[design/flow/run.sh]
#!/bin/bash
# the make line also repeats each setting of config.mk as NAME=value (left out here)
make -C /OpenROAD-flow-scripts/flow DESIGN_CONFIG=/design/flow/config.mk WORK_HOME=/design/flow/orfs CLKGATE_MAP_FILE= finish
[design/flow/design.v]
module fifo #(
    parameter DEPTH = 32,          
    parameter DATA_WIDTH = 8,      
    parameter PTR_SIZE = 5
) (
    input  wire                   clk,
    input  wire                   rst,
    input  wire                   wr_en,
    input  wire                   re_en,
    input  wire [DATA_WIDTH-1:0]  data_in,
    output wire [DATA_WIDTH-1:0]  data_out,
    output wire                   empty,
    output wire                   full
);
    reg [DATA_WIDTH-1:0] memory [0:DEPTH-1];
    reg [PTR_SIZE-1:0] wr_ptr;
    reg [PTR_SIZE-1:0] rd_ptr;
    reg empty_reg;
    reg full_reg;
    integer i;
    wire wr_fire = wr_en && !full_reg;
    wire rd_fire = re_en && !empty_reg;
    wire [PTR_SIZE-1:0] used = wr_ptr - rd_ptr;
    always @ (posedge clk or posedge rst) begin
        if (rst)
            wr_ptr <= 0;
        else if (wr_fire)
            wr_ptr <= wr_ptr + 1;
    end
    always @ (posedge clk or posedge rst) begin
        if (rst)
            empty_reg <= 1;
        else if (wr_fire && !rd_fire)
            empty_reg <= 0;
        else if (rd_fire && !wr_fire && (used == 1))
            empty_reg <= 1;
    end
    always @ (posedge clk or posedge rst) begin
        if (rst)
            full_reg <= 0;
        else if (wr_fire && !rd_fire && (used == DEPTH - 1))
            full_reg <= 1;
        else if (rd_fire && !wr_fire)
            full_reg <= 0;
    end
    always @ (posedge clk or posedge rst) begin
        if (rst)
            rd_ptr <= 0;
        else if (rd_fire)
            rd_ptr <= rd_ptr + 1;
    end
    always @ (posedge clk or posedge rst) begin
        if (rst) begin
            for (i = 0; i < DEPTH; i = i + 1)
                memory[i] <= {DATA_WIDTH{1'b0}};
        end else if (wr_fire)
            memory[wr_ptr[$clog2(DEPTH)-1:0]] <= data_in;
    end
    assign data_out = (empty_reg) ? {DATA_WIDTH{1'bx}} : memory[rd_ptr[$clog2(DEPTH)-1:0]];
    assign empty = empty_reg;
    assign full  = full_reg;
endmodule
module multiplier #(
    parameter DATA_WIDTH    = 8,                   
    parameter PRODUCT_WIDTH = DATA_WIDTH * 2
) (
    input  wire [DATA_WIDTH-1:0] in1,         
    input  wire [DATA_WIDTH-1:0] in2,          
    output wire [PRODUCT_WIDTH-1:0] product 
);
    assign product = in1 * in2;
endmodule
module adder #(
    parameter DATA_WIDTH = 8,              
    parameter SUM_WIDTH  = DATA_WIDTH + 1   
)(
    input  wire [DATA_WIDTH-1:0] in1,        
    input  wire [DATA_WIDTH-1:0] in2,        
    output wire [SUM_WIDTH-1:0] sum          
);
    assign sum = in1 + in2;
endmodule
module component (
    input  wire         clk,
    input  wire         rst,
    input  wire [31:0]  fifo1_data_in,
    input  wire [31:0]  fifo2_data_in,
    input  wire [31:0]  fifo3_data_in,
    input  wire         fifo1_write_en,
    input  wire         fifo2_write_en,
    input  wire         fifo3_write_en,
    input  wire         fifo1_read_en,
    input  wire         fifo2_read_en,
    input  wire         fifo3_read_en,
    output wire [31:0]  result_out,
    output wire         fifo1_empty,
    output wire         fifo2_empty,
    output wire         fifo3_empty,
    output wire         fifo1_full,
    output wire         fifo2_full,
    output wire         fifo3_full
);
    wire [31:0] fifo1_data_out;
    wire [31:0] fifo2_data_out;
    wire [31:0] fifo3_data_out;
    wire [31:0] mult_result;
    fifo #(
        .DEPTH(16),
        .DATA_WIDTH(32),
        .PTR_SIZE(5)
    ) fifo1_inst (
        .clk(clk),
        .rst(rst),
        .wr_en(fifo1_write_en),
        .re_en(fifo1_read_en),
        .data_in(fifo1_data_in),
        .data_out(fifo1_data_out),
        .empty(fifo1_empty),
        .full(fifo1_full)
    );
    fifo #(
        .DEPTH(16),
        .DATA_WIDTH(32),
        .PTR_SIZE(5)
    ) fifo2_inst (
        .clk(clk),
        .rst(rst),
        .wr_en(fifo2_write_en),
        .re_en(fifo2_read_en),
        .data_in(fifo2_data_in),
        .data_out(fifo2_data_out),
        .empty(fifo2_empty),
        .full(fifo2_full)
    );
    fifo #(
        .DEPTH(16),
        .DATA_WIDTH(32),
        .PTR_SIZE(5)
    ) fifo3_inst (
        .clk(clk),
        .rst(rst),
        .wr_en(fifo3_write_en),
        .re_en(fifo3_read_en),
        .data_in(fifo3_data_in),
        .data_out(fifo3_data_out),
        .empty(fifo3_empty),
        .full(fifo3_full)
    );
    multiplier #(
        .DATA_WIDTH(32),
        .PRODUCT_WIDTH(32)
    ) mult_inst (
        .in1(fifo1_data_out),
        .in2(fifo2_data_out),
        .product(mult_result)
    );
    adder #(
        .DATA_WIDTH(32),
        .SUM_WIDTH(32)
    ) adder_inst (
        .in1(mult_result),
        .in2(fifo3_data_out),
        .sum(result_out)
    );
endmodule
[design/flow/constraint.sdc]
create_clock -name core_clock -period 7.15 [get_ports {clk}]
set_input_delay 1.4300 -clock core_clock [delete_from_list [all_inputs] [get_ports {clk}]]
set_output_delay 1.4300 -clock core_clock [all_outputs]
set_load 0.01 [all_outputs]
[design/flow/config.mk]
export PLATFORM = sky130hd
export DESIGN_NAME = component
export DESIGN_NICKNAME = component
export VERILOG_FILES = /design/flow/design.v
export SDC_FILE = /design/flow/constraint.sdc
export NUM_CORES = 4
export LEC_CHECK = 0
export CAP_MARGIN = 20
export CORE_MARGIN = 2
export CORE_UTILIZATION = 48
export PLACE_DENSITY = 0.6
export SLEW_MARGIN = 20
==> impl_metrics.py, run 1 <==
# Metrics from the implementation run
metrics = {
    "hold_path": {
        "hold_depth": 1,
        "hold_class": "reg2reg",
        "min_from": "fifo1_inst.rd_ptr[4]",
        "hold_end": "fifo1_inst.rd_ptr[4]",
    },
    "run": {
        "max_cap_violations": 0,
        "warning_count": 60,
    },
    "timing": {
        "max_slew_margin_pct": 25.5,
        "setup_viol": 28,
        "finalSetupTns_ns": -79.18,
        "worstMarginPinSlew_ns": 1.12,
        "period_needed_ns": 11.18,
        "fin_skew_ns": 0.0252,
        "drv_slew": 0,
        "clock.fmax_mhz": 89.5,
        "hold_viol": 0,
        "rsz0062_at_grt": "true",
        "postLayoutSetupSlackWorst_ns": -4.03,
        "period_used_pct": 156,
        "worst_hold_slack_ns": 0.492,
    },
    "die": {
        "die_w_um": 429,
        "die_y_um": 429,
        "ios": 142,
        "fp.dieArea_um2": 184000,
        "core_area_um2": 180000,
        "fp_util_pct": 48.2,
        "std_cell_rows": 156,
    },
    "global_routing": {
        "antenna_found_initial": 10,
        "grt_max_degree": 175,
        "overflow": 0,
        "grt_pass1_vias": 64600,
        "grt_pass1_wl_mm": 422,
        "grt_usage_pct": 30.3,
    },
    "critical_path": {
        "rr_endpoint": "fifo3_inst.memory[14][22]",
        "critPathBufInv": 13,
        "required_ns": 5.72,
        "crit_arrival_ns": 9.75,
        "rr_startpoint": "fifo3_inst.full_reg",
        "cpMostUsedCell": "fa_1",
        "cp-start-kind": "flop",
        "crit_start": "fifo1_inst.rd_ptr[1]",
        "crit_end": "result_out[29]",
        "cp_top_family": "adder cells",
        "reg2reg_slack_ns": 4.00,
        "cp_num_cells": 38,
        "rr_worst_depth": 4,
        "crit_path_end_kind": "primary output",
        "crit_path_max_incr_delay_ns": 0.55,
        "cpMaxStageDelayCell": "fa_1",
        "critPathMaxFanout": 4,
        "worstSetupPathType": "reg2out",
    },
    "logic_synthesis": {
        "syn-cell-area_um2": 86800,
        "topCombFamilyByArea": "multiplexers",
        "synth-simple-area-share_pct": 6.24,
        "ys_seq_share_pct": 45.3,
        "yosys.area_share.adder_pct": 12.5,
        "synth-edff-count": 0,
        "syn-instance-count": 7105,
        "synthAoiAreaFrac_pct": 8.43,
        "area_leaders": "dfrtp_1 45%, mux2_2 20%, fa_1 10%, inv_1 2.3%, ha_1 2.3%",
        "async_reset_ff_share_pct": 100,
        "fp_nets": 7810,
        "xor_area_share_pct": 1.27,
        "top_cell_area_share_pct": 45.3,
        "avgSynthCellArea_um2": 12.2,
        "flop_cell": "dfrtp_1",
        "mux_area_share_pct": 21.3,
        "yosys.area.top_type": "dfrtp_1",
        "synth.cells.most_frequent": "1569 x dfrtp_1, 1557 x mux2_2, 536 x inv_1",
        "yosysCellCount": 7105,
        "yosys_area_um2": 86800,
        "synthDistinctLibCells": 96,
        "ys.flops": 1572,
        "yosysMostFrequentCell": "dfrtp_1",
        "ys_warn_count": 2,
    },
    "routing": {
        "ant_nets": 0,
        "wire_per_inst_um": 27.2,
        "vias": 61300,
        "drcViolationCount": 0,
        "wirelength_mm": 279,
        "first_iter_violations": 5276,
        "first_pass_iters": 7,
        "via_per_inst": 5.98,
        "num_antenna_cells": 0,
    },
    "outcome": {
        "so.violations": "setup timing",
        "run_status": "finished with violations",
    },
    "place": {
        "port_buffers": 141,
        "dp_hpwl_mm": 188,
        "dpl_cell_area_um2": 95700,
        "place_congestion": 0.907,
    },
    "clocking": {
        "clk_latency_ns": 0.84,
        "cts_buffers": 170,
        "path_clk_slew_ns": 0.06,
        "htreeDepth": 4,
        "cts.path.max_buffers": 3,
        "cts_tree": "yes",
        "clkSinkCount": 1572,
        "cts-root-buf": "clkbuf_16",
    },
    "layout": {
        "fin_area_um2": 105000,
        "fin_nets": 8451,
        "n_fill_cell": 14700,
        "area_growth_pct": 21.0,
    },
}
==> area by class of cell <==
class	instances	area, um^2	share of cell area (%)
multi-input combinational	4458	45200	43.0
clock inverter	73	985	0.938
inverter	539	2030	1.93
clock buffer	240	4920	4.69
sequential	1572	39400	37.5
timing repair buffer	1005	9520	9.07
tap	2370	2970	2.83
==> what timing repair did <==
item	in CTS	in global routing
buffers inserted	102	13
pin swaps	159	67
setup endpoints to repair	30	29
gates resized	532	79
hold buffers	0	0
gates cloned	7	0
==> through the flow <==
stage	util, %	instances	setup WS (ns)
floorplan	-	7105	-16.06
global placement	53.1	9828	-4.30
detailed placement	53.1	9830	-4.29
CTS	58.0	10200	-4.04
global route	58.3	10300	-4.39
finish	58.3	10300	-4.03
==> routing by layer <==
metal	up-vias	share of wire, %	global-route usage [%]
met3	513	5.5	4.29
met5	-	0.028	0
met4	12	3.2	9.31
met2	1953	48	49.9
met1	32700	43	41.8
li1	26100	-	-
==> run 2, diff against run 1 <==
Settings changed: CORE_UTILIZATION 48 to 22, HOLD_SLACK_MARGIN from default to -0.03, MIN_ROUTING_LAYER from default to met2, SETUP_SLACK_MARGIN from default to 2.64, TNS_END_PERCENT from default to 85.
Clock period 7.15 ns to 12.2 ns, I/O delays scaled along.
==> run 2 against run 1 <==
Against the previous run: still fails the layout checks on setup timing; clock-buffer cell count grew 5; wire length is 8.7% higher; global-route usage decreased by 8.0 points; via count grew 34%; first-iteration DRC count increased to 2.7 times the previous value; critical endpoint unchanged.
==> impl_metrics.py, run 2 <==
# Metrics from the implementation run
metrics = {
    "outcome": {
        "run_status": "finished with violations",
        "so.violations": "setup timing",
    },
    "critical_path": {
        "cp-start-kind": "flop",
        "cp_num_cells": 36,
        "crit_start": "fifo2_inst.rd_ptr[1]",
        "rr_endpoint": "fifo1_inst.memory[15][9]",
        "crit_end": "result_out[29]",
        "worstSetupPathType": "reg2out",
        "crit_path_max_incr_delay_ns": 0.63,
        "rr_worst_depth": 5,
        "rr_startpoint": "fifo1_inst.full_reg",
        "cp_top_family": "adder cells",
        "critPathMaxFanout": 7,
        "crit_path_end_kind": "primary output",
        "crit_arrival_ns": 9.97,
        "critPathBufInv": 11,
        "reg2reg_slack_ns": 8.61,
        "cpMaxStageDelayCell": "fa_2",
        "required_ns": 9.76,
    },
    "layout": {
        "utilization_pct": 27.2,
        "area_growth_pct": 22.9,
        "fin_nets": 8208,
        "n_fill_cell": 40700,
    },
    "global_routing": {
        "grt_usage_pct": 22.3,
        "grt_pass1_wl_mm": 442,
        "overflow": 0,
        "grt_pass1_vias": 94800,
        "antenna_found_initial": 15,
        "grt_max_degree": 161,
    },
    "logic_synthesis": {
        "ys_seq_share_pct": 45.3,
        "yosys.area.top_type": "dfrtp_1",
        "top_cell_area_share_pct": 45.3,
        "yosysMostFrequentCell": "dfrtp_1",
        "async_reset_ff_share_pct": 100,
        "yosysCellCount": 7105,
        "ys_warn_count": 2,
        "xor_area_share_pct": 1.27,
        "synthAoiAreaFrac_pct": 8.43,
        "synth-simple-area-share_pct": 6.24,
        "topCombFamilyByArea": "multiplexers",
        "syn-instance-count": 7105,
        "ys.flops": 1572,
        "yosys.area_share.adder_pct": 12.5,
        "avgSynthCellArea_um2": 12.2,
        "synth-edff-count": 0,
        "fp_nets": 7810,
        "syn-cell-area_um2": 86800,
        "synth.cells.most_frequent": "1569 x dfrtp_1, 1557 x mux2_2, 536 x inv_1",
        "area_leaders": "dfrtp_1 45%, mux2_2 20%, fa_1 10%, inv_1 2.3%, ha_1 2.3%",
        "mux_area_share_pct": 21.3,
        "flop_cell": "dfrtp_1",
        "synthDistinctLibCells": 96,
        "yosys_area_um2": 86800,
    },
    "timing": {
        "rsz0062_at_grt": "true",
        "finalSetupTns_ns": -0.724,
        "clock.fmax_mhz": 80.6,
        "setup_viol": 5,
        "postLayoutSetupSlackWorst_ns": -0.211,
        "fin_skew_ns": 0.101,
        "period_used_pct": 102,
        "period_needed_ns": 12.41,
        "worstMarginPinSlew_ns": 1.33,
        "max_slew_margin_pct": 10.3,
        "drv_slew": 0,
        "hold_viol": 0,
    },
    "hold_path": {
        "hold_end": "fifo1_inst.wr_ptr[4]",
        "min_from": "fifo1_inst.wr_ptr[4]",
        "hold_depth": 1,
        "hold_class": "reg2reg",
    },
    "routing": {
        "vias": 81900,
        "ant_nets": 0,
        "first_pass_iters": 12,
        "drcViolationCount": 0,
        "wirelength_mm": 303,
        "wire_per_inst_um": 23.4,
        "first_iter_violations": 14300,
        "via_per_inst": 6.33,
    },
    "die": {
        "ios": 142,
        "fp_util_pct": 22.1,
        "fp.dieArea_um2": 399000,
        "die_w_um": 632,
        "die_y_um": 632,
        "core_area_um2": 393000,
        "std_cell_rows": 230,
    },
    "place": {
        "dp_hpwl_mm": 190,
        "place_congestion": 0.962,
        "port_buffers": 141,
    },
    "clocking": {
        "path_clk_slew_ns": 0.06,
        "clkSinkCount": 1572,
        "cts-root-buf": "clkbuf_16",
        "clk_latency_ns": 0.87,
        "cts_tree": "yes",
        "cts_buffers": 171,
        "htreeDepth": 4,
        "cts.path.max_buffers": 4,
        "cts_hold_buf": 0,
    },
    "run": {
        "max_cap_violations": 0,
        "warning_count": 66,
    },
}
-- run 2: final cells by class --
type                    count  area (um^2)  share of cell area [%]
flip-flops and latches   1572        39400                    36.9
clock inverters            54          484                   0.454
well taps                5220         6530                    6.12
inverters                 539         2040                    1.91
diodes                     97          243                   0.228
clock buffers             245         5050                    4.74
repair buffers            761         7550                    7.08
multi-input cells        4458        45400                    42.6
-- run 2: timing repair --
action / CTS / global route
setup buffers: 98 / 31
resized: 436 / 189
hold endpoints to repair: 0 / 0
gates cloned: 10 / 0
pin swaps: 171 / 89
setup endpoints to repair: 27 / 27
-- run 2: metal layers --
layer	global-route usage (%)	part of all wire, %	routed length, um	vias to the layer above
met2	25.3	47	142000	24900
met4	5.04	9.3	28100	186
met3	29.6	42	127000	2850
met1	-	0	0	28500
met5	15.7	1.9	5720	-
li1	-	-	-	25500
-- run 2: through the flow --
step	instances	hold slack [ns]	setup WS (ns)	cell area, um^2
2_1_floorplan	7105	0.462	-12.02	86800
3_3_place_gp	12400	0.476	-0.472	97100
3_5_place_dp	12400	0.480	-0.450	97100
4_1_cts	12800	0.491	0.0312	105000
5_1_grt	12900	0.499	-0.448	106000
6_report	12900	0.492	-0.211	107000
==> run 3, diff against run 2 <==
Settings changed: CORE_UTILIZATION 22 to 72, CTS_CLUSTER_SIZE from default to 60, HOLD_SLACK_MARGIN -0.03 to -0.09, MIN_ROUTING_LAYER met2 to default, PLACE_DENSITY 0.6 to default, PLACE_DENSITY_LB_ADDON from default to 0.01, SETUP_SLACK_MARGIN 2.64 to 2.08, SLEW_MARGIN 20 to 40, TNS_END_PERCENT 85 to default.
Clock period 12.2 ns to 7.09 ns, I/O delays scaled along.
==> run 3 against run 2 <==
Against the previous run: the layout still fails its checks (setup timing); sequential share of layout area rose by 1.1 points; die area is 69% lower; hold slack better by 0.0030 ns; clock-buffer cell count down 20; critical path depth grew 4; register-to-register slack got worse by 4.6 ns; final cell count shrank 27%; first-iteration DRC count is 48% lower; synthesized area is the same; non-clock buffer count increased by 273; highest routed layer unchanged.
==> impl_metrics.py, run 3 <==
# Metrics from the implementation run
metrics = {
    "clocking": {
        "path_clk_slew_ns": 0.06,
        "cts-root-buf": "clkbuf_16",
        "clk_latency_ns": 0.83,
        "cts_hold_buf": 0,
        "htreeDepth": 4,
        "cts.path.max_buffers": 3,
        "clkSinkCount": 1572,
        "cts_tree": "yes",
        "cts_buffers": 157,
    },
    "logic_synthesis": {
        "async_reset_ff_share_pct": 100,
        "yosys_area_um2": 86800,
        "ys_seq_share_pct": 45.3,
        "syn-instance-count": 7105,
        "ys_warn_count": 2,
        "synthDistinctLibCells": 96,
        "area_leaders": "dfrtp_1 45%, mux2_2 20%, fa_1 10%, inv_1 2.3%, ha_1 2.3%",
        "ys.flops": 1572,
        "mux_area_share_pct": 21.3,
        "synth.cells.most_frequent": "1569 x dfrtp_1, 1557 x mux2_2, 536 x inv_1",
        "flop_cell": "dfrtp_1",
        "synth-simple-area-share_pct": 6.24,
        "synth-edff-count": 0,
        "yosysCellCount": 7105,
        "topCombFamilyByArea": "multiplexers",
        "syn-cell-area_um2": 86800,
        "avgSynthCellArea_um2": 12.2,
        "yosysMostFrequentCell": "dfrtp_1",
        "yosys.area_share.adder_pct": 12.5,
        "top_cell_area_share_pct": 45.3,
        "yosys.area.top_type": "dfrtp_1",
        "xor_area_share_pct": 1.27,
        "synthAoiAreaFrac_pct": 8.43,
        "fp_nets": 7810,
    },
    "timing": {
        "worstMarginPinSlew_ns": 0.992,
        "clock.fmax_mhz": 87.7,
        "setup_viol": 28,
        "max_slew_margin_pct": 33.7,
        "drv_slew": 0,
        "hold_viol": 0,
        "period_used_pct": 161,
        "rsz0062_at_grt": "true",
        "fin_skew_ns": 0.0348,
        "postLayoutSetupSlackWorst_ns": -4.31,
        "period_needed_ns": 11.40,
    },
    "critical_path": {
        "cp_top_family": "adder cells",
        "critPathBufInv": 13,
        "cp-start-kind": "flop",
        "worstSetupPathType": "reg2out",
        "crit_arrival_ns": 9.98,
        "cpMaxStageDelayCell": "fa_1",
        "reg2reg_slack_ns": 3.96,
        "cpMostUsedCell": "fa_1",
        "rr_endpoint": "fifo2_inst.memory[13][17]",
        "cp_num_cells": 40,
        "crit_path_max_incr_delay_ns": 0.58,
        "critPathMaxFanout": 9,
        "rr_startpoint": "fifo2_inst.full_reg",
        "crit_end": "result_out[29]",
        "crit_start": "fifo1_inst.rd_ptr[0]",
        "required_ns": 5.67,
        "crit_path_end_kind": "primary output",
        "rr_worst_depth": 5,
    },
    "run": {
        "max_cap_violations": 0,
        "warning_count": 70,
    },
    "hold_path": {
        "hold_class": "reg2reg",
        "hold_depth": 1,
        "min_from": "fifo1_inst.rd_ptr[4]",
        "hold_end": "fifo1_inst.rd_ptr[4]",
    },
    "die": {
        "fp_util_pct": 72.5,
        "ios": 142,
        "fp.dieArea_um2": 123000,
        "core_area_um2": 120000,
        "std_cell_rows": 127,
        "die_w_um": 351,
        "die_y_um": 351,
    },
    "layout": {
        "fin_nets": 8467,
        "utilization_pct": 86.6,
        "n_fill_cell": 5777,
        "area_growth_pct": 19.5,
        "final_cell_count_no_fill": 9510,
    },
    "outcome": {
        "run_status": "finished with violations",
        "so.violations": "setup timing",
    },
    "routing": {
        "wire_per_inst_um": 29.7,
        "ant_nets": 0,
        "vias": 65100,
        "wirelength_mm": 283,
        "via_per_inst": 6.84,
        "drcViolationCount": 0,
        "first_pass_iters": 13,
        "first_iter_violations": 7415,
    },
    "global_routing": {
        "grt_pass1_vias": 68300,
        "grt_pass1_wl_mm": 421,
        "antenna_found_initial": 16,
        "grt_usage_pct": 45.9,
        "grt_use_met2_pct": 70.7,
        "overflow": 0,
        "busiest_layer": "met2",
        "grt_use_met3_pct": 12.3,
        "use_met1_pct": 59.6,
        "grt_max_degree": 158,
    },
    "place": {
        "place_congestion": 0.988,
        "dp_hpwl_mm": 183,
        "port_buffers": 141,
        "dpl.cell_count": 9096,
    },
}
[run 3: metrics by stage]
step | cell area [um^2] | hold WS, ns | setup slack (ns) | TNS [ns]
3_3_place_gp | 94700 | 0.475 | -4.11 | -74.26
6_report | 104000 | 0.495 | -4.31 | -84.26
2_1_floorplan | 86800 | 0.462 | -16.10 | -
5_1_grt | 104000 | 0.509 | -4.52 | -89.30
3_5_place_dp | 95000 | 0.486 | -4.19 | -76.47
4_1_cts | 103000 | 0.499 | -4.00 | -78.56
[run 3: metal layers]
layer	wire length [um]	vias up
met5	118	-
met4	19700	20
met3	32100	1368
met2	129000	4323
met1	102000	33200
li1	-	26200
[run 3: final cells by class]
cell class                      instances  area [um^2]  share of cell area, %
Antenna cell                           10         25.0                 0.0241
Clock buffer                          225         4550                   4.39
Clock inverter                         60          703                  0.678
Inverter                              539         2040                   1.97
Multi-Input combinational cell       4458        45200                   43.6
Sequential cell                      1572        39400                   38.0
Tap cell                             1612         2020                   1.95
Timing Repair Buffer                 1034         9750                   9.40
[run 3: repair_timing]
action                                  CTS  global route
gates cloned                              6             1
resized                                 534           117
setup buffers                            89            19
endpoints found under the setup margin   32            32
pin swaps                               140            90
==> run 4, diff against run 3 <==
Settings changed: CELL_PAD_IN_SITES_DETAIL_PLACEMENT from default to 1, CORE_MARGIN 2 to 4, CORE_UTILIZATION 72 to 43, CTS_CLUSTER_SIZE 60 to default, GPL_ROUTABILITY_DRIVEN from default to 1, GPL_TIMING_DRIVEN from default to 0, HOLD_SLACK_MARGIN -0.09 to default, MAX_ROUTING_LAYER from default to met4, MIN_ROUTING_LAYER from default to met1, PLACE_DENSITY_LB_ADDON 0.01 to 0.09, SETUP_SLACK_MARGIN 2.08 to 0.88, SLEW_MARGIN 40 to 30.
Clock period 7.09 ns to 17.8 ns, I/O delays scaled along.
==> run 4 against run 3 <==
Against the previous run: now clean on timing, DRC and antenna; synthesized cell count unchanged; final cell count up 8.5%; worst setup slack better by 5.3 ns; register-to-register slack better by 10 ns; first-iteration DRC count down 17%; sequential share of layout area up 1.4 points; flip-flop count unchanged; via count down 1.8%; critical endpoint unchanged.
==> impl_metrics.py, run 4 <==
# Metrics from the implementation run
metrics = {
    "place": {
        "port_buffers": 141,
        "dp_hpwl_mm": 249,
        "dpl.cell_count": 9987,
        "place_congestion": 0.932,
    },
    "critical_path": {
        "critPathMaxFanout": 10,
        "reg2reg_slack_ns": 13.97,
        "rr_startpoint": "fifo1_inst.rd_ptr[3]",
        "cp_num_cells": 36,
        "crit_arrival_ns": 13.24,
        "crit_start": "fifo1_inst.rd_ptr[0]",
        "crit_end": "result_out[29]",
        "rr_worst_depth": 12,
        "cp_top_family": "adder cells",
        "cpMaxStageDelayCell": "nor2b_1",
        "worstSetupPathType": "reg2out",
        "cp-start-kind": "flop",
        "required_ns": 14.24,
        "crit_path_end_kind": "primary output",
        "rr_endpoint": "fifo1_inst.full_reg",
        "crit_path_max_incr_delay_ns": 0.94,
        "critPathBufInv": 12,
    },
    "layout": {
        "area_growth_pct": 15.2,
        "fin_nets": 8217,
        "final_cell_count_no_fill": 10300,
    },
    "timing": {
        "fin_skew_ns": 0.0392,
        "drv_slew": 0,
        "setup_viol": 0,
        "clock.fmax_mhz": 59.5,
        "max_slew_margin_pct": 21.9,
        "period_used_pct": 94.4,
        "rsz0062_at_grt": "false",
        "period_needed_ns": 16.80,
        "finalSetupTns_ns": 0,
        "hold_viol": 0,
        "worstMarginPinSlew_ns": 1.17,
    },
    "global_routing": {
        "grt_usage_pct": 34.2,
        "busiest_layer": "met2",
        "overflow": 0,
        "grt_use_met2_pct": 53.9,
        "grt_use_met3_pct": 5.48,
        "antenna_found_initial": 19,
        "use_met1_pct": 43.5,
        "grt_max_degree": 31,
        "grt_pass1_wl_mm": 503,
        "grt_pass1_vias": 68400,
    },
    "logic_synthesis": {
        "synth.cells.most_frequent": "1569 x dfrtp_1, 1557 x mux2_2, 536 x inv_1",
        "async_reset_ff_share_pct": 100,
        "topCombFamilyByArea": "multiplexers",
        "synthAoiAreaFrac_pct": 8.43,
        "yosysMostFrequentCell": "dfrtp_1",
        "flop_cell": "dfrtp_1",
        "synthDistinctLibCells": 96,
        "ys_warn_count": 2,
        "top_cell_area_share_pct": 45.3,
        "mux_area_share_pct": 21.3,
        "fp_nets": 7810,
        "yosys_area_um2": 86800,
        "syn-instance-count": 7105,
        "yosysCellCount": 7105,
        "area_leaders": "dfrtp_1 45%, mux2_2 20%, fa_1 10%, inv_1 2.3%, ha_1 2.3%",
        "ys_seq_share_pct": 45.3,
        "xor_area_share_pct": 1.27,
        "synth-edff-count": 0,
        "yosys.area_share.adder_pct": 12.5,
        "avgSynthCellArea_um2": 12.2,
        "ys.flops": 1572,
        "syn-cell-area_um2": 86800,
        "synth-simple-area-share_pct": 6.24,
        "yosys.area.top_type": "dfrtp_1",
    },
    "clocking": {
        "clkSinkCount": 1572,
        "cts-root-buf": "clkbuf_16",
        "cts.path.max_buffers": 3,
        "cts_tree": "yes",
        "path_clk_slew_ns": 0.07,
        "cts_buffers": 177,
        "clk_latency_ns": 0.86,
        "htreeDepth": 4,
    },
    "routing": {
        "vias": 63900,
        "ant_nets": 0,
        "first_iter_violations": 6143,
        "wire_per_inst_um": 34.1,
        "wirelength_mm": 352,
        "first_pass_iters": 8,
        "drcViolationCount": 0,
        "via_per_inst": 6.19,
    },
    "die": {
        "fp_util_pct": 43.3,
        "die_w_um": 457,
        "std_cell_rows": 164,
        "ios": 142,
        "core_area_um2": 200000,
        "fp.dieArea_um2": 209000,
        "die_y_um": 457,
    },
    "hold_path": {
        "hold_class": "reg2reg",
        "min_from": "fifo2_inst.wr_ptr[4]",
        "hold_end": "fifo2_inst.wr_ptr[4]",
        "hold_depth": 1,
    },
    "run": {
        "warning_count": 47,
        "max_cap_violations": 0,
    },
    "outcome": {
        "run_status": "finished clean",
    },
}
-- run 4: through the flow --
| stage | cell area (um^2) | hold WS [ns] | setup WS [ns] | utilization (%) |
|---|---|---|---|---|
| 2_1_floorplan | 86800 | 0.462 | -7.54 | - |
| 3_3_place_gp | 91500 | 0.480 | -17.66 | 45.7 |
| 3_5_place_dp | 93500 | 0.484 | 0.573 | 46.7 |
| 4_1_cts | 99800 | 0.493 | 0.927 | 49.8 |
| 5_1_grt | 99900 | 0.510 | 0.877 | 49.9 |
| 6_report | 99900 | 0.488 | 0.999 | 49.9 |
-- run 4: repair_timing --
item / 4_1_cts / 5_1_grt
hold buffers: 0 / 0
buffers inserted: 2 / 0
resized: 22 / 35
pin swaps: 1 / 0
endpoints found under the setup margin: 8 / 5
-- run 4: metal layers --
layer  up-vias  wire (um)
li1      25600          -
met1     34800     143000
met3       839      24100
met4         0      20000
met5         -          0
met2      2619     165000
-- run 4: area by class of cell --
type / count / area [um^2]
multi-input combinational: 4458 / 43400
buffer: 536 / 2510
antenna: 7 / 17.5
clock inverter: 61 / 946
timing repair buffer: 228 / 3100
sequential: 1572 / 39300
tap: 2656 / 3320
clock buffer: 259 / 5220
inverter: 539 / 2030
fill: 20700 / 100000
==> run 5, diff against run 4 <==
Settings changed: CELL_PAD_IN_SITES_DETAIL_PLACEMENT 1 to default, CORE_MARGIN 4 to 2, CORE_UTILIZATION 43 to 61, CTS_CLUSTER_DIAMETER from default to 38, GPL_ROUTABILITY_DRIVEN 1 to default, GPL_TIMING_DRIVEN 0 to default, HOLD_SLACK_MARGIN from default to 0.27, MAX_ROUTING_LAYER met4 to default, MIN_ROUTING_LAYER met1 to default, PLACE_DENSITY from default to 0.6, PLACE_DENSITY_LB_ADDON 0.09 to default, SETUP_SLACK_MARGIN 0.88 to 1.9, SLEW_MARGIN 30 to 20, TNS_END_PERCENT from default to 5.
Clock period 17.8 ns to 11.0 ns, I/O delays scaled along.
==> run 5 against run 4 <==
Against the previous run: the layout now fails its checks (setup timing); cell area is 4.1% higher; synthesized cell count did not move; sequential share of layout area shrank 1.5 points; flip-flop count unchanged; critical path depth increased by 3; clock-buffer cell count grew 30; utilization grew 24 points; register-to-register slack lost 6.4 ns; final cell count is 5.0% lower; wire length fell by 23%; critical path type unchanged; critical endpoint unchanged; largest cell class unchanged.
==> impl_metrics.py, run 5 <==
# Metrics from the implementation run
metrics = {
    "clocking": {
        "cts-root-buf": "clkbuf_16",
        "cts_buffers": 229,
        "cts.path.max_buffers": 3,
        "clk_latency_ns": 0.85,
        "path_clk_slew_ns": 0.05,
        "cts_tree": "yes",
        "clkSinkCount": 1572,
        "htreeDepth": 4,
    },
    "critical_path": {
        "crit_arrival_ns": 10.01,
        "cpMaxStageDelayCell": "fa_1",
        "rr_startpoint": "fifo2_inst.full_reg",
        "crit_path_max_incr_delay_ns": 0.55,
        "cp-start-kind": "flop",
        "required_ns": 8.80,
        "cp_num_cells": 39,
        "crit_start": "fifo1_inst.rd_ptr[0]",
        "rr_worst_depth": 5,
        "critPathBufInv": 14,
        "worstSetupPathType": "reg2out",
        "crit_end": "result_out[29]",
        "crit_path_end_kind": "primary output",
        "reg2reg_slack_ns": 7.62,
        "cp_top_family": "adder cells",
        "critPathMaxFanout": 14,
        "cpMostUsedCell": "fa_1",
        "rr_endpoint": "fifo2_inst.memory[4][3]",
    },
    "layout": {
        "area_growth_pct": 19.9,
        "final_cell_count_no_fill": 9802,
        "fin_nets": 8413,
        "n_fill_cell": 9771,
        "fin_area_um2": 104000,
    },
    "routing": {
        "met2WireLength_mm": 129,
        "first_iter_violations": 5255,
        "wirelength_mm": 271,
        "wl_met3_mm": 20.1,
        "via_per_inst": 6.31,
        "top_layer": "met5",
        "first_pass_iters": 8,
        "drcViolationCount": 0,
        "wire_per_inst_um": 27.6,
        "ant_nets": 0,
        "vias": 61900,
        "m1WireLength_mm": 112,
    },
    "place": {
        "place_congestion": 0.940,
        "dpl.cell_count": 9342,
        "dpl_cell_area_um2": 94800,
        "dp_hpwl_mm": 182,
        "port_buffers": 141,
    },
    "outcome": {
        "so.violations": "setup timing",
        "run_status": "finished with violations",
    },
    "timing": {
        "period_used_pct": 111,
        "rsz0062_at_grt": "true",
        "worst_hold_slack_ns": 0.488,
        "clock.fmax_mhz": 81.9,
        "period_needed_ns": 12.21,
        "setup_viol": 15,
        "postLayoutSetupSlackWorst_ns": -1.21,
        "hold_viol": 0,
        "drv_slew": 0,
        "worstMarginPinSlew_ns": 1.10,
        "finalSetupTns_ns": -11.82,
        "fin_skew_ns": 0.0687,
        "max_slew_margin_pct": 26.4,
    },
    "hold_path": {
        "hold_class": "reg2reg",
        "min_from": "fifo2_inst.wr_ptr[4]",
        "hold_end": "fifo2_inst.wr_ptr[4]",
        "hold_depth": 1,
    },
    "logic_synthesis": {
        "mux_area_share_pct": 21.3,
        "fp_nets": 7810,
        "synth-simple-area-share_pct": 6.24,
        "yosys.area_share.adder_pct": 12.5,
        "area_leaders": "dfrtp_1 45%, mux2_2 20%, fa_1 10%, inv_1 2.3%, ha_1 2.3%",
        "ys.flops": 1572,
        "top_cell_area_share_pct": 45.3,
        "topCombFamilyByArea": "multiplexers",
        "synthAoiAreaFrac_pct": 8.43,
        "flop_cell": "dfrtp_1",
        "synth-edff-count": 0,
        "synth.cells.most_frequent": "1569 x dfrtp_1, 1557 x mux2_2, 536 x inv_1",
        "yosysCellCount": 7105,
        "ys_warn_count": 2,
        "ys_seq_share_pct": 45.3,
        "async_reset_ff_share_pct": 100,
        "yosysMostFrequentCell": "dfrtp_1",
        "yosys_area_um2": 86800,
        "syn-instance-count": 7105,
        "xor_area_share_pct": 1.27,
        "yosys.area.top_type": "dfrtp_1",
        "avgSynthCellArea_um2": 12.2,
        "syn-cell-area_um2": 86800,
        "synthDistinctLibCells": 96,
    },
    "global_routing": {
        "overflow": 0,
        "grt_max_degree": 178,
        "grt_pass1_wl_mm": 413,
        "antenna_found_initial": 3,
        "grt_usage_pct": 37.7,
        "grt_pass1_vias": 64900,
    },
    "die": {
        "ios": 142,
        "die_w_um": 381,
        "std_cell_rows": 138,
        "fp.dieArea_um2": 145000,
        "die_y_um": 381,
        "fp_util_pct": 61.4,
        "core_area_um2": 141000,
    },
    "run": {
        "max_cap_violations": 0,
        "warning_count": 68,
    },
}
[run 5: repair_timing]
action	4_1_cts	5_1_grt
hold buffers	0	0
gates cloned	1	0
gates resized	166	43
pin swaps	47	25
endpoints found under the hold margin	0	0
buffers inserted	17	5
endpoints found under the setup margin	26	27
[run 5: stage by stage]
step           worst slack [ns]  utilization [%]
3_5_place_dp              -1.04             67.1
4_1_cts                   -1.14             73.4
5_1_grt                   -1.52             73.6
2_1_floorplan            -12.98                -
3_3_place_gp              -1.07             67.1
6_report                  -1.21             73.6
[run 5: area by class of cell]
| type | instances | area, um^2 | share of cell area (%) |
|---|---|---|---|
| flip-flops and latches | 1572 | 39400 | 37.8 |
| inverters | 539 | 2030 | 1.95 |
| clock buffers | 289 | 6360 | 6.11 |
| well taps | 1890 | 2360 | 2.27 |
| clock inverters | 144 | 1870 | 1.80 |
| repair buffers | 908 | 7900 | 7.59 |
| multi-input cells | 4458 | 44200 | 42.4 |
| diodes | 2 | 5.00 | 0.00481 |
[run 5: layer usage]
metal  GRT usage (%)  vias to the layer above
li1                -                    26100
met2            60.3                     2591
met1            52.3                    32600
met4            13.5                        2
met5               0                        -
met3            6.36                      603
==> run 6, diff against run 5 <==
Settings changed: CORE_UTILIZATION 61 to 58, HOLD_SLACK_MARGIN 0.27 to 0.29, SETUP_SLACK_MARGIN 1.9 to 3.15.
==> run 6 against run 5 <==
Against the previous run: critical path depth decreased by 1; still fails the layout checks on setup timing; final cell count increased by 0.50%; synthesized cell count unchanged; non-clock buffer count increased by 15; worst setup slack improved by 0.079 ns.
==> impl_metrics.py, run 6 <==
# Metrics from the implementation run
metrics = {
    "clocking": {
        "htreeDepth": 4,
        "cts_tree": "yes",
        "cts.path.max_buffers": 3,
        "clkSinkCount": 1572,
        "clk_latency_ns": 0.84,
        "cts_buffers": 224,
        "path_clk_slew_ns": 0.05,
        "cts-root-buf": "clkbuf_16",
    },
    "outcome": {
        "run_status": "finished with violations",
        "so.violations": "setup timing",
    },
    "critical_path": {
        "reg2reg_slack_ns": 7.76,
        "rr_worst_depth": 4,
        "cp_num_cells": 38,
        "critPathBufInv": 13,
        "crit_path_max_incr_delay_ns": 0.60,
        "crit_arrival_ns": 9.93,
        "worstSetupPathType": "reg2out",
        "cpMaxStageDelayCell": "fa_2",
        "rr_startpoint": "fifo3_inst.full_reg",
        "cp-start-kind": "flop",
        "crit_end": "result_out[29]",
        "required_ns": 8.80,
        "crit_path_end_kind": "primary output",
        "critPathMaxFanout": 11,
        "crit_start": "fifo1_inst.rd_ptr[0]",
        "rr_endpoint": "fifo3_inst.memory[12][9]",
        "cpMostUsedCell": "fa_1",
        "cp_top_family": "adder cells",
    },
    "layout": {
        "utilization_pct": 70.5,
        "area_growth_pct": 20.4,
        "final_cell_count_no_fill": 9851,
        "comb_area_um2": 44200,
        "n_fill_cell": 10700,
        "flop_area_um2": 39400,
        "fin_nets": 8423,
    },
    "logic_synthesis": {
        "yosys_area_um2": 86800,
        "fp_nets": 7810,
        "yosys.area.top_type": "dfrtp_1",
        "syn-instance-count": 7105,
        "synth-edff-count": 0,
        "ys.flops": 1572,
        "area_leaders": "dfrtp_1 45%, mux2_2 20%, fa_1 10%, inv_1 2.3%, ha_1 2.3%",
        "synth-simple-area-share_pct": 6.24,
        "top_cell_area_share_pct": 45.3,
        "ys_seq_share_pct": 45.3,
        "synthDistinctLibCells": 96,
        "mux_area_share_pct": 21.3,
        "syn-cell-area_um2": 86800,
        "yosysMostFrequentCell": "dfrtp_1",
        "yosys.area_share.adder_pct": 12.5,
        "xor_area_share_pct": 1.27,
        "synthAoiAreaFrac_pct": 8.43,
        "yosysCellCount": 7105,
        "flop_cell": "dfrtp_1",
        "avgSynthCellArea_um2": 12.2,
        "topCombFamilyByArea": "multiplexers",
        "ys_warn_count": 2,
        "synth.cells.most_frequent": "1569 x dfrtp_1, 1557 x mux2_2, 536 x inv_1",
        "async_reset_ff_share_pct": 100,
    },
    "hold_path": {
        "min_from": "fifo1_inst.wr_ptr[4]",
        "hold_class": "reg2reg",
        "hold_depth": 1,
        "hold_end": "fifo1_inst.wr_ptr[4]",
    },
    "routing": {
        "via_per_inst": 6.27,
        "first_pass_iters": 6,
        "ant_nets": 0,
        "vias": 61700,
        "first_iter_violations": 5773,
        "wire_per_inst_um": 27.9,
        "wirelength_mm": 275,
        "drcViolationCount": 0,
    },
    "timing": {
        "rsz0062_at_grt": "true",
        "setup_viol": 16,
        "drv_slew": 0,
        "period_needed_ns": 12.13,
        "period_used_pct": 110,
        "fin_skew_ns": 0.0863,
        "postLayoutSetupSlackWorst_ns": -1.13,
        "worstMarginPinSlew_ns": 1.07,
        "clock.fmax_mhz": 82.4,
        "hold_viol": 0,
        "max_slew_margin_pct": 28.5,
    },
    "die": {
        "std_cell_rows": 141,
        "die_y_um": 391,
        "fp_util_pct": 58.5,
        "fp.dieArea_um2": 153000,
        "ios": 142,
        "die_w_um": 391,
        "core_area_um2": 148000,
    },
    "global_routing": {
        "grt_pass1_wl_mm": 417,
        "grt_pass1_vias": 64500,
        "overflow": 0,
        "grt_max_degree": 180,
        "grt_usage_pct": 36.6,
        "antenna_found_initial": 4,
    },
    "place": {
        "place_congestion": 0.947,
        "dp_hpwl_mm": 186,
        "dpl.cell_count": 9396,
        "port_buffers": 141,
        "place_worst_setup_slack_ns": -1.10,
    },
    "run": {
        "warning_count": 74,
        "max_cap_violations": 0,
    },
}
run 6: what timing repair did:
item	in CTS	in global routing
gates resized	174	49
pin swaps	40	34
hold buffers	0	0
buffers inserted	21	3
cloned	1	0
endpoints found under the setup margin	29	29
run 6: routing by layer:
| metal | track usage [%] | share of wire, % | up-vias |
|---|---|---|---|
| met1 | 50.8 | 42 | 32700 |
| met2 | 58.5 | 47 | 2338 |
| met5 | 0 | 0 | - |
| li1 | - | - | 26200 |
| met3 | 6.71 | 7.2 | 558 |
| met4 | 11.9 | 3.5 | 0 |
run 6: metrics by stage:
step / area (um^2) / TNS, ns / hold WS, ns
2_1_floorplan: 86800 / - / 0.462
3_3_place_gp: 95100 / -6.98 / 0.474
3_5_place_dp: 95100 / -7.14 / 0.480
4_1_cts: 104000 / -13.09 / 0.488
5_1_grt: 104000 / -16.08 / 0.502
6_report: 104000 / -10.09 / 0.488
run 6: area by class of cell:
type / count / area share, %
Antenna cell: 4 / 0.00958
Clock buffer: 266 / 5.76
Inverter: 539 / 1.95
Sequential cell: 1572 / 37.7
Timing Repair Buffer: 923 / 7.77
Clock inverter: 159 / 2.19
Multi-Input combinational cell: 4458 / 42.3
Tap cell: 1930 / 2.31
==> run 7, diff against run 6 <==
Settings changed: CELL_PAD_IN_SITES_DETAIL_PLACEMENT from default to 0, CORE_MARGIN 2 to 4, CORE_UTILIZATION 58 to 72, CTS_CLUSTER_DIAMETER 38 to default, CTS_CLUSTER_SIZE from default to 52, GPL_ROUTABILITY_DRIVEN from default to 1, HOLD_SLACK_MARGIN 0.29 to default, MAX_ROUTING_LAYER from default to met4, MIN_ROUTING_LAYER from default to met1, PLACE_DENSITY 0.6 to default, PLACE_DENSITY_LB_ADDON from default to 0.2, SETUP_SLACK_MARGIN 3.15 to 0.88, SLEW_MARGIN 20 to 30, TNS_END_PERCENT 5 to default.
Clock period 11.0 ns to 10.9 ns, I/O delays scaled along.
==> run 7 against run 6 <==
Against the previous run: highest routed layer unchanged; register-to-register slack gained 0.06 ns; critical path depth stayed put; still fails the layout checks on setup timing; hold slack better by 0.0023 ns; synthesized area unchanged; die area shrank 17%.
==> impl_metrics.py, run 7 <==
# Metrics from the implementation run
metrics = {
    "timing": {
        "max_slew_margin_pct": 34.7,
        "hold_viol": 0,
        "rsz0062_at_grt": "true",
        "postLayoutSetupSlackWorst_ns": -1.32,
        "fin_skew_ns": 0.0369,
        "period_used_pct": 112,
        "worstMarginPinSlew_ns": 0.978,
        "drv_slew": 0,
        "clock.fmax_mhz": 81.9,
        "setup_viol": 15,
        "period_needed_ns": 12.22,
    },
    "routing": {
        "met2WireLength_mm": 132,
        "via_per_inst": 7.01,
        "first_iter_violations": 8955,
        "vias": 66400,
        "wirelength_mm": 288,
        "wl_met3_mm": 34.0,
        "first_pass_iters": 7,
        "m1WireLength_mm": 98.6,
        "drcViolationCount": 0,
        "top_layer": "met4",
        "ant_nets": 0,
        "wire_per_inst_um": 30.4,
    },
    "die": {
        "fp.dieArea_um2": 126000,
        "fp_util_pct": 72.4,
        "ios": 142,
        "core_area_um2": 120000,
        "die_w_um": 355,
        "std_cell_rows": 127,
        "die_y_um": 355,
    },
    "layout": {
        "n_fill_cell": 5492,
        "fin_nets": 8422,
        "area_growth_pct": 18.6,
        "flop_area_um2": 39400,
        "comb_area_um2": 45200,
        "final_cell_count_no_fill": 9467,
    },
    "hold_path": {
        "hold_end": "fifo1_inst.wr_ptr[4]",
        "min_from": "fifo1_inst.wr_ptr[4]",
        "hold_depth": 1,
        "hold_class": "reg2reg",
    },
    "critical_path": {
        "rr_worst_depth": 5,
        "crit_arrival_ns": 10.04,
        "crit_path_end_kind": "primary output",
        "cp_top_family": "adder cells",
        "crit_start": "fifo1_inst.rd_ptr[0]",
        "crit_end": "result_out[29]",
        "cp_num_cells": 38,
        "reg2reg_slack_ns": 7.82,
        "cp-start-kind": "flop",
        "rr_endpoint": "fifo3_inst.memory[2][11]",
        "worstSetupPathType": "reg2out",
        "cpMaxStageDelayCell": "fa_1",
        "required_ns": 8.72,
        "critPathMaxFanout": 7,
        "cpMostUsedCell": "fa_1",
        "crit_path_max_incr_delay_ns": 0.57,
        "rr_startpoint": "fifo3_inst.full_reg",
        "critPathBufInv": 11,
    },
    "logic_synthesis": {
        "synth-edff-count": 0,
        "topCombFamilyByArea": "multiplexers",
        "top_cell_area_share_pct": 45.3,
        "yosys.area.top_type": "dfrtp_1",
        "mux_area_share_pct": 21.3,
        "synth.cells.most_frequent": "1569 x dfrtp_1, 1557 x mux2_2, 536 x inv_1",
        "synth-simple-area-share_pct": 6.24,
        "yosysMostFrequentCell": "dfrtp_1",
        "synthAoiAreaFrac_pct": 8.43,
        "avgSynthCellArea_um2": 12.2,
        "xor_area_share_pct": 1.27,
        "syn-instance-count": 7105,
        "area_leaders": "dfrtp_1 45%, mux2_2 20%, fa_1 10%, inv_1 2.3%, ha_1 2.3%",
        "async_reset_ff_share_pct": 100,
        "synthDistinctLibCells": 96,
        "yosys.area_share.adder_pct": 12.5,
        "yosysCellCount": 7105,
        "syn-cell-area_um2": 86800,
        "fp_nets": 7810,
        "ys_seq_share_pct": 45.3,
        "flop_cell": "dfrtp_1",
        "ys_warn_count": 2,
        "ys.flops": 1572,
        "yosys_area_um2": 86800,
    },
    "global_routing": {
        "grt_max_degree": 190,
        "grt_usage_pct": 46.0,
        "grt_pass1_wl_mm": 426,
        "antenna_found_initial": 11,
        "grt_pass1_vias": 69900,
        "overflow": 0,
    },
    "clocking": {
        "path_clk_slew_ns": 0.06,
        "clk_latency_ns": 0.84,
        "cts-root-buf": "clkbuf_16",
        "cts_buffers": 158,
        "htreeDepth": 4,
        "clkSinkCount": 1572,
        "cts_tree": "yes",
        "cts.path.max_buffers": 3,
    },
    "run": {
        "max_cap_violations": 0,
        "warning_count": 60,
    },
    "place": {
        "place_congestion": 0.980,
        "dpl.cell_count": 9048,
        "dp_hpwl_mm": 177,
        "port_buffers": 141,
    },
    "outcome": {
        "so.violations": "setup timing",
        "run_status": "finished with violations",
    },
}
## run 7: cell type report
cell class                 instances  share of cell area [%]
clock buffer                     241                    4.49
inverter                         539                    1.97
antenna                           11                  0.0267
clock inverter                    46                   0.644
sequential                      1572                    38.2
tap                             1612                    1.96
timing repair buffer             988                    8.78
multi-input combinational       4458                    43.9
## run 7: per-stage QoR
step | instance area (um^2) | hold WS (ns) | util (%) | setup WS, ns | TNS, ns
floorplan | 86800 | 0.462 | - | -13.06 | -
finish | 103000 | 0.490 | 85.9 | -1.32 | -12.87
global placement | 94300 | 0.476 | 78.7 | -1.00 | -5.53
global route | 103000 | 0.509 | 85.9 | -1.56 | -16.41
detailed placement | 94300 | 0.486 | 78.7 | -1.05 | -6.59
CTS | 102000 | 0.493 | 84.9 | -1.00 | -8.72
## run 7: metal layers
layer	vias to the layer above	track usage (%)
met3	1747	11.5
li1	26000	-
met5	-	-
met2	5119	69.3
met1	33500	56.3
met4	0	29.0
## run 7: timing repair
| action | in CTS | in global routing |
|---|---|---|
| pin swaps | 109 | 118 |
| gates cloned | 3 | 1 |
| hold buffers | 0 | 0 |
| buffers inserted | 69 | 44 |
| setup endpoints to repair | 24 | 24 |
| gates resized | 411 | 176 |
==> run 8, diff against run 7 <==
Settings changed: CORE_MARGIN 4 to 2, SETUP_SLACK_MARGIN 0.88 to 2.18.
Clock period 10.9 ns to 8.23 ns, I/O delays scaled along.
==> run 8 against run 7 <==
Against the previous run: the layout still fails its checks (setup timing); hold slack gained 0.010 ns; die area shrank 2.2%; final cell count grew 0.67%; flip-flop count is the same; synthesized cell count is the same; cell area grew 1.4%; clock-buffer cell count grew 3; non-clock buffer count grew 59; via count grew 3.4%; critical path type unchanged; critical endpoint unchanged; highest routed layer unchanged.
==> impl_metrics.py, run 8 <==
# Metrics from the implementation run
metrics = {
    "outcome": {
        "run_status": "finished with violations",
        "so.violations": "setup timing",
    },
    "die": {
        "die_w_um": 351,
        "die_y_um": 351,
        "std_cell_rows": 127,
        "fp.dieArea_um2": 123000,
        "ios": 142,
        "fp_util_pct": 72.5,
        "core_area_um2": 120000,
    },
    "place": {
        "place_worst_setup_slack_ns": -3.32,
        "dpl_cell_area_um2": 94800,
        "dp_hpwl_mm": 185,
        "place_congestion": 1.02,
        "dpl.cell_count": 9085,
        "port_buffers": 141,
    },
    "logic_synthesis": {
        "synth.cells.most_frequent": "1569 x dfrtp_1, 1557 x mux2_2, 536 x inv_1",
        "fp_nets": 7810,
        "yosys_area_um2": 86800,
        "flop_cell": "dfrtp_1",
        "syn-cell-area_um2": 86800,
        "yosys.area.top_type": "dfrtp_1",
        "ys_seq_share_pct": 45.3,
        "yosysMostFrequentCell": "dfrtp_1",
        "synthDistinctLibCells": 96,
        "ys.flops": 1572,
        "async_reset_ff_share_pct": 100,
        "synth-edff-count": 0,
        "avgSynthCellArea_um2": 12.2,
        "syn-instance-count": 7105,
        "xor_area_share_pct": 1.27,
        "yosysCellCount": 7105,
        "ys_warn_count": 2,
        "yosys.area_share.adder_pct": 12.5,
        "topCombFamilyByArea": "multiplexers",
        "top_cell_area_share_pct": 45.3,
        "synthAoiAreaFrac_pct": 8.43,
        "synth-simple-area-share_pct": 6.24,
        "mux_area_share_pct": 21.3,
        "area_leaders": "dfrtp_1 45%, mux2_2 20%, fa_1 10%, inv_1 2.3%, ha_1 2.3%",
    },
    "critical_path": {
        "crit_start": "fifo1_inst.rd_ptr[1]",
        "rr_startpoint": "fifo3_inst.full_reg",
        "critPathMaxFanout": 6,
        "critPathBufInv": 12,
        "crit_arrival_ns": 10.13,
        "cp_num_cells": 39,
        "crit_end": "result_out[29]",
        "rr_endpoint": "fifo3_inst.memory[2][18]",
        "cp_top_family": "adder cells",
        "cpMaxStageDelayCell": "fa_1",
        "worstSetupPathType": "reg2out",
        "crit_path_end_kind": "primary output",
        "rr_worst_depth": 5,
        "required_ns": 6.58,
        "cpMostUsedCell": "fa_1",
        "reg2reg_slack_ns": 4.89,
        "crit_path_max_incr_delay_ns": 0.55,
        "cp-start-kind": "flop",
    },
    "layout": {
        "area_growth_pct": 20.3,
        "final_cell_count_no_fill": 9530,
        "n_fill_cell": 5182,
        "fin_nets": 8480,
        "fin_area_um2": 104000,
        "utilization_pct": 87.2,
    },
    "routing": {
        "wirelength_mm": 310,
        "vias": 68700,
        "ant_nets": 0,
        "first_pass_iters": 11,
        "first_iter_violations": 9754,
        "wire_per_inst_um": 32.5,
        "drcViolationCount": 0,
        "via_per_inst": 7.21,
    },
    "global_routing": {
        "grt_max_degree": 169,
        "grt_pass1_wl_mm": 445,
        "antenna_found_initial": 15,
        "grt_usage_pct": 50.2,
        "overflow": 0,
        "grt_pass1_vias": 71900,
    },
    "hold_path": {
        "hold_end": "fifo3_inst.wr_ptr[4]",
        "hold_depth": 1,
        "hold_class": "reg2reg",
        "min_from": "fifo3_inst.wr_ptr[4]",
    },
    "clocking": {
        "htreeDepth": 4,
        "clk_latency_ns": 0.80,
        "cts-root-buf": "clkbuf_16",
        "cts_tree": "yes",
        "path_clk_slew_ns": 0.07,
        "cts.path.max_buffers": 3,
        "clkSinkCount": 1572,
        "cts_buffers": 157,
    },
    "timing": {
        "period_used_pct": 143,
        "worstMarginPinSlew_ns": 1.07,
        "rsz0062_at_grt": "true",
        "drv_slew": 0,
        "worst_hold_slack_ns": 0.501,
        "hold_viol": 0,
        "setup_viol": 26,
        "max_slew_margin_pct": 28.7,
        "period_needed_ns": 11.77,
        "finalSetupTns_ns": -66.02,
        "fin_skew_ns": 0.0361,
        "postLayoutSetupSlackWorst_ns": -3.54,
        "clock.fmax_mhz": 84.9,
    },
    "run": {
        "max_cap_violations": 0,
        "warning_count": 63,
    },
}
[run 8: layout make-up]
cell class	instances	area [um^2]	share of cell area [%]
clock inverters	41	494	0.474
clock buffers	244	4760	4.56
well taps	1612	2020	1.93
diodes	17	42.5	0.0408
inverters	539	2040	1.96
repair buffers	1047	9940	9.53
multi-input cells	4458	45700	43.8
flip-flops and latches	1572	39400	37.7
[run 8: repair_timing]
action                                  4_1_cts  5_1_grt
gates cloned                                  6        3
hold endpoints to repair                      0        0
hold buffers                                  0        0
endpoints found under the setup margin       32       32
gates resized                               553      236
pin swaps                                   184      129
setup buffers                                89       44
[run 8: per-layer routing]
metal | part of all wire [%] | GRT usage [%] | vias up | wire length [um]
met2 | 45 | 74.5 | 5898 | 138000
met1 | 33 | 59.8 | 34300 | 102000
met3 | 13 | 13.6 | 2332 | 40000
met4 | 9.6 | 35.4 | 0 | 29700
li1 | - | - | 26200 | -
met5 | 0 | - | - | 0
==> run 9, diff against run 8 <==
Settings changed: CAP_MARGIN 20 to 35, CELL_PAD_IN_SITES_DETAIL_PLACEMENT 0 to default, CORE_ASPECT_RATIO from default to 0.6, CORE_UTILIZATION 72 to 40, CTS_CLUSTER_SIZE 52 to default, GPL_ROUTABILITY_DRIVEN 1 to default, GPL_TIMING_DRIVEN from default to 0, MAX_ROUTING_LAYER met4 to default, MIN_ROUTING_LAYER met1 to default, PLACE_DENSITY_LB_ADDON 0.2 to 0.26, SETUP_SLACK_MARGIN 2.18 to default, SLEW_MARGIN 30 to 20, TNS_END_PERCENT from default to 5.
Clock period 8.23 ns to 11.5 ns, I/O delays scaled along.
==> run 9 against run 8 <==
Against the previous run: sequential share of layout area shrank 0.14 points; the layout still fails its checks (setup timing); highest routed layer is now met5; global-route usage shrank 19 points; critical path type unchanged; cell area grew 0.35%; hold slack lost 0.0049 ns; final cell count grew 13%; first-iteration DRC count shrank 6.1%; non-clock buffer count grew 16; largest cell class unchanged; critical path depth is the same; die area grew 79%; flip-flop count is the same; worst setup slack gained 2.5 ns.
==> impl_metrics.py, run 9 <==
# Metrics from the implementation run
metrics = {
    "routing": {
        "drcViolationCount": 0,
        "wirelength_mm": 343,
        "ant_nets": 0,
        "first_iter_violations": 9158,
        "first_pass_iters": 7,
        "wire_per_inst_um": 31.8,
        "via_per_inst": 6.07,
        "vias": 65700,
    },
    "critical_path": {
        "critPathBufInv": 16,
        "reg2reg_slack_ns": 8.16,
        "cpMaxStageDelayCell": "fa_1",
        "crit_path_end_kind": "primary output",
        "crit_end": "result_out[29]",
        "cp-start-kind": "flop",
        "crit_path_max_incr_delay_ns": 0.55,
        "cpMostUsedCell": "fa_1",
        "critPathMaxFanout": 10,
        "cp_num_cells": 39,
        "rr_startpoint": "fifo2_inst.full_reg",
        "crit_start": "fifo1_inst.rd_ptr[1]",
        "crit_arrival_ns": 10.28,
        "cp_top_family": "adder cells",
        "rr_endpoint": "fifo2_inst.memory[5][16]",
        "worstSetupPathType": "reg2out",
        "required_ns": 9.20,
        "rr_worst_depth": 6,
    },
    "logic_synthesis": {
        "ys.flops": 1572,
        "yosys_area_um2": 86800,
        "ys_seq_share_pct": 45.3,
        "ys_warn_count": 2,
        "synth.cells.most_frequent": "1569 x dfrtp_1, 1557 x mux2_2, 536 x inv_1",
        "topCombFamilyByArea": "multiplexers",
        "syn-instance-count": 7105,
        "xor_area_share_pct": 1.27,
        "syn-cell-area_um2": 86800,
        "top_cell_area_share_pct": 45.3,
        "avgSynthCellArea_um2": 12.2,
        "synthDistinctLibCells": 96,
        "synth-simple-area-share_pct": 6.24,
        "async_reset_ff_share_pct": 100,
        "area_leaders": "dfrtp_1 45%, mux2_2 20%, fa_1 10%, inv_1 2.3%, ha_1 2.3%",
        "fp_nets": 7810,
        "yosys.area_share.adder_pct": 12.5,
        "synthAoiAreaFrac_pct": 8.43,
        "yosysMostFrequentCell": "dfrtp_1",
        "mux_area_share_pct": 21.3,
        "flop_cell": "dfrtp_1",
        "yosysCellCount": 7105,
        "yosys.area.top_type": "dfrtp_1",
        "synth-edff-count": 0,
    },
    "timing": {
        "hold_viol": 0,
        "clock.fmax_mhz": 79.5,
        "setup_viol": 14,
        "postLayoutSetupSlackWorst_ns": -1.08,
        "worstMarginPinSlew_ns": 1.05,
        "drv_slew": 0,
        "period_used_pct": 109,
        "fin_skew_ns": 0.0484,
        "period_needed_ns": 12.58,
        "rsz0062_at_grt": "true",
        "max_slew_margin_pct": 30.3,
    },
    "global_routing": {
        "overflow": 0,
        "grt_usage_pct": 30.9,
        "antenna_found_initial": 35,
        "grt_max_degree": 36,
        "grt_pass1_wl_mm": 488,
        "grt_pass1_vias": 65800,
    },
    "outcome": {
        "so.violations": "setup timing",
        "run_status": "finished with violations",
    },
    "hold_path": {
        "min_from": "fifo2_inst.rd_ptr[4]",
        "hold_depth": 1,
        "hold_end": "fifo2_inst.rd_ptr[4]",
        "hold_class": "reg2reg",
    },
    "clocking": {
        "cts.path.max_buffers": 4,
        "cts_buffers": 164,
        "htreeDepth": 4,
        "cts-root-buf": "clkbuf_16",
        "cts_tree": "yes",
        "clk_latency_ns": 0.83,
        "clkSinkCount": 1572,
        "path_clk_slew_ns": 0.07,
    },
    "place": {
        "place_congestion": 0.973,
        "dp_hpwl_mm": 254,
        "place_worst_setup_slack_ns": -3.48,
        "port_buffers": 141,
    },
    "die": {
        "die_y_um": 365,
        "fp_util_pct": 40.2,
        "core_area_um2": 216000,
        "fp.dieArea_um2": 221000,
        "die_w_um": 605,
        "std_cell_rows": 132,
        "ios": 142,
    },
    "run": {
        "max_cap_violations": 0,
        "warning_count": 49,
    },
    "layout": {
        "utilization_pct": 48.5,
        "area_growth_pct": 20.7,
        "fin_nets": 8503,
        "n_fill_cell": 19100,
    },
}
## run 9: cell type report
type / count / area, um^2 / area share, %
clock inverter: 39 / 339 / 0.324
sequential: 1572 / 39400 / 37.6
buffer: 519 / 3930 / 3.75
multi-input combinational: 4458 / 44400 / 42.4
antenna: 16 / 40.0 / 0.0382
clock buffer: 241 / 4840 / 4.62
inverter: 539 / 2050 / 1.96
timing repair buffer: 544 / 6170 / 5.89
tap: 2881 / 3600 / 3.44
## run 9: what timing repair did
item	4_1_cts	5_1_grt
pin swaps	63	50
buffers inserted	119	33
hold buffers	0	0
hold endpoints to repair	0	0
gates resized	744	111
cloned	1	0
setup endpoints to repair	26	21
## run 9: per-stage QoR
| step | instance area, um^2 | hold slack, ns | std cells | setup TNS [ns] |
|---|---|---|---|---|
| 2_1_floorplan | 86800 | 0.462 | 7105 | - |
| 3_3_place_gp | 91800 | 0.480 | 10100 | - |
| 3_5_place_dp | 95200 | 0.481 | 10400 | -46.65 |
| 4_1_cts | 104000 | 0.496 | 10700 | -8.14 |
| 5_1_grt | 105000 | 0.511 | 10800 | -10.99 |
| 6_report | 105000 | 0.496 | 10800 | -7.66 |
## run 9: metal layers
layer	up-vias	global-route usage (%)	wire [um]
met3	705	11.2	48800
met1	34600	46.5	150000
met5	-	0.409	287
met2	4101	40.9	133000
met4	22	9.02	11200
li1	26300	-	-
